==> v24 <==
## gioco
module gioco(
	i_ani_stb,														 
	i_clk,															 
	i_rst,															 
	i_animate,														 
	i_dx, 															 
	i_sx,																 
	i_start,															 
	o_x1_pal, o_x2_pal,											 
	o_y1_pal, o_y2_pal,
	o_x1_nav, o_x2_nav,											 
	o_y1_nav, o_y2_nav,
	bri1,bri2,bri3,bri4,bri5,bri6,bri7,bri8,bri9,bri10, 
	ok, ko,															 
	ff_life															 
);
==> flow/config.mk <==
export PLATFORM = sky130hd
export DESIGN_NAME = gioco
export DESIGN_NICKNAME = gioco
export VERILOG_FILES = /design/flow/design.v
export SDC_FILE = /design/flow/constraint.sdc
export NUM_CORES = 4
export LEC_CHECK = 0
export ABC_AREA = 1
export CAP_MARGIN = 20
export CELL_PAD_IN_SITES_DETAIL_PLACEMENT = 1
export CELL_PAD_IN_SITES_GLOBAL_PLACEMENT = 0
export CORE_MARGIN = 9
export CORE_UTILIZATION = 68
export CTS_CLUSTER_SIZE = 70
export GPL_ROUTABILITY_DRIVEN = 1
export GPL_TIMING_DRIVEN = 0
export MIN_ROUTING_LAYER = met2
export SETUP_SLACK_MARGIN = -1.27
export SLEW_MARGIN = 25
==> flow/constraint.sdc <==
create_clock -name core_clock -period 24.0 [get_ports {i_clk}]
set_input_delay 4.8000 -clock core_clock [delete_from_list [all_inputs] [get_ports {i_clk}]]
set_output_delay 4.8000 -clock core_clock [all_outputs]
set_load 0.01 [all_outputs]
run.sh (not shown) runs the stock make flow with config.mk's settings and CLKGATE_MAP_FILE=.
==> inputs of v32, as changes to v24 <==
Settings changed: ABC_AREA 1 to not set, CELL_PAD_IN_SITES_DETAIL_PLACEMENT 1 to not set, CELL_PAD_IN_SITES_GLOBAL_PLACEMENT 0 to not set, CORE_MARGIN 9 to 2, CORE_UTILIZATION 68 to 58, CTS_CLUSTER_SIZE 70 to not set, GPL_ROUTABILITY_DRIVEN 1 to not set, GPL_TIMING_DRIVEN 0 to not set, MIN_ROUTING_LAYER met2 to not set, SETUP_SLACK_MARGIN -1.27 to not set, SLEW_MARGIN 25 to 20.
==> flow/constraint.sdc (replaced) <==
create_clock -name core_clock -period 14.8 [get_ports {i_clk}]
set_input_delay 2.9600 -clock core_clock [delete_from_list [all_inputs] [get_ports {i_clk}]]
set_output_delay 2.9600 -clock core_clock [all_outputs]
set_load 0.01 [all_outputs]
==> inputs of v21, as changes to v24 <==
Settings changed: ABC_AREA 1 to not set, CELL_PAD_IN_SITES_DETAIL_PLACEMENT 1 to not set, CELL_PAD_IN_SITES_GLOBAL_PLACEMENT 0 to 3, CORE_MARGIN 9 to 2, CORE_UTILIZATION 68 to 40, CTS_CLUSTER_DIAMETER set to 188, CTS_CLUSTER_SIZE 70 to 100, GPL_ROUTABILITY_DRIVEN 1 to not set, GPL_TIMING_DRIVEN 0 to not set, MIN_ROUTING_LAYER met2 to not set, SETUP_SLACK_MARGIN -1.27 to not set, SLEW_MARGIN 25 to 20.
==> tab_implementation.tex <==
% Synthesis and place-and-route results
\begin{tabular}{lr}
\hline
Metric & Value \\
\hline
\multicolumn{2}{l}{\textbf{Outcome}} \\
\quad Outcome & failed layout checks \\
\quad Checks failing in the layout checks & negative setup slack \\
\multicolumn{2}{l}{\textbf{Synthesis}} \\
\quad Top cells by count, synth & sky130\_fd\_sc\_hd\_\_nand2\_1, sky130\_fd\_sc\_hd\_\_nor2\_1, sky130\_fd\_sc\_hd\_\_o21ai\_0 \\
\quad Cell area after synthesis & 0.0138 sq mm \\
\quad Yosys simple share & 31.0\% \\
\quad Mux cell area share after synthesis & 2.52\% \\
\quad Arithmetic-cell share of the synthesized area counting full adders, half adders and majority gates & 10.2\% \\
\quad Xor and xnor area share after synthesis & 11.9\% \\
\multicolumn{2}{l}{\textbf{Timing}} \\
\quad Post-layout worst setup margin & -1.84 ns \\
\quad Setup violators final & 2 \\
\multicolumn{2}{l}{\textbf{Floorplan}} \\
\quad Floorplan Utilization & 59.0\% \\
\quad Die X & 158 um \\
\hline
\end{tabular}
(the above is from v32)
==> tab_implementation.tex <==
% Synthesis and place-and-route results
\begin{tabular}{lr}
\hline
Metric & Value \\
\hline
\multicolumn{2}{l}{\textbf{Outcome}} \\
\quad Outcome & finished clean \\
\multicolumn{2}{l}{\textbf{Layout}} \\
\quad Finished Layout Cells & 2498 \\
\quad Sequential cell count & 77 \\
\quad Layout overhead on the synthesized area & 12.4\% \\
\multicolumn{2}{l}{\textbf{Clocking}} \\
\quad Clock input transition at the sequential cells of the worst setup and hold paths & 0.08 ns \\
\multicolumn{2}{l}{\textbf{Timing}} \\
\quad Post-layout worst setup margin & 3.00 ns \\
\quad Setup violators final & 0 \\
\quad Actual transition at the worst max-transition pin & 1.20 ns \\
\multicolumn{2}{l}{\textbf{Synthesis}} \\
\quad Mux cell area share after synthesis & 2.52\% \\
\quad Top cells by count, synth & sky130\_fd\_sc\_hd\_\_nand2\_1, sky130\_fd\_sc\_hd\_\_nor2\_1, sky130\_fd\_sc\_hd\_\_o21ai\_0 \\
\quad Yosys simple share & 31.0\% \\
\quad Flip-flop and latch count after synthesis & 77 \\
\quad Xor and xnor area share after synthesis & 11.9\% \\
\quad Arithmetic-cell share of the synthesized area counting full adders, half adders and majority gates & 10.2\% \\
\multicolumn{2}{l}{\textbf{Floorplan}} \\
\quad Floorplan Utilization & 40.4\% \\
\quad Die X & 190 um \\
\multicolumn{2}{l}{\textbf{Worst setup path}} \\
\quad Critical path fanouts, max & 22 \\
\multicolumn{2}{l}{\textbf{Pwr}} \\
\quad Sequential power & 0.000138 W \\
\multicolumn{2}{l}{\textbf{Detailed routing}} \\
\quad Met2 wirelength from detailed routing & 25.9 mm \\
\multicolumn{2}{l}{\textbf{Worst hold path}} \\
\quad Min-Delay Path Class & flip-flop to flip-flop \\
\hline
\end{tabular}
(the above is from v21)
==> tab_implementation.tex <==
% Auto-generated results table
\begin{tabular}{lr}
\hline
Metric & Value \\
\hline
\multicolumn{2}{l}{\textbf{Outcome}} \\
\quad Outcome & stopped before the end \\
\quad Stage where the flow stopped & detailed placement \\
\quad Tool Error & [ERROR DPL-0033] detailed placement checks failed during check placement. \\
\multicolumn{2}{l}{\textbf{Floorplan}} \\
\quad Die X & 165 um \\
\quad Floorplan Utilization & 69.6\% \\
\quad Chip footprint & 0.0272 sq mm \\
\multicolumn{2}{l}{\textbf{Synthesis}} \\
\quad Xor and xnor area share after synthesis & 6.25\% \\
\quad Yosys simple share & 44.6\% \\
\quad Post-synth tally of flip-flops with integrated enable & 0 \\
\quad Proportion of synthesized chip area in sequential cells & 10.5\% \\
\quad Mapped Avg Cell Area & 5.62 sq um \\
\quad Cell area after synthesis & 0.0147 sq mm \\
\quad Most common cell in the synthesized netlist & sky130\_fd\_sc\_hd\_\_nand2\_1 \\
\quad Count of warnings emitted by yosys & 2 \\
\quad Arithmetic-cell share of the synthesized area counting full adders, half adders and majority gates & 9.56\% \\
\quad Area leader, netlist & sky130\_fd\_sc\_hd\_\_nand2\_1 \\
\quad Mux cell area share after synthesis & 0\% \\
\quad Top cells by count, synth & sky130\_fd\_sc\_hd\_\_nand2\_1, sky130\_fd\_sc\_hd\_\_inv\_1, sky130\_fd\_sc\_hd\_\_nand3\_1 \\
\multicolumn{2}{l}{\textbf{Placed design}} \\
\quad GP Congestion & 1.22 \\
\hline
\end{tabular}
(the above is from v24)
Power figures rest on the tool's default switching activity, not on a simulated workload.
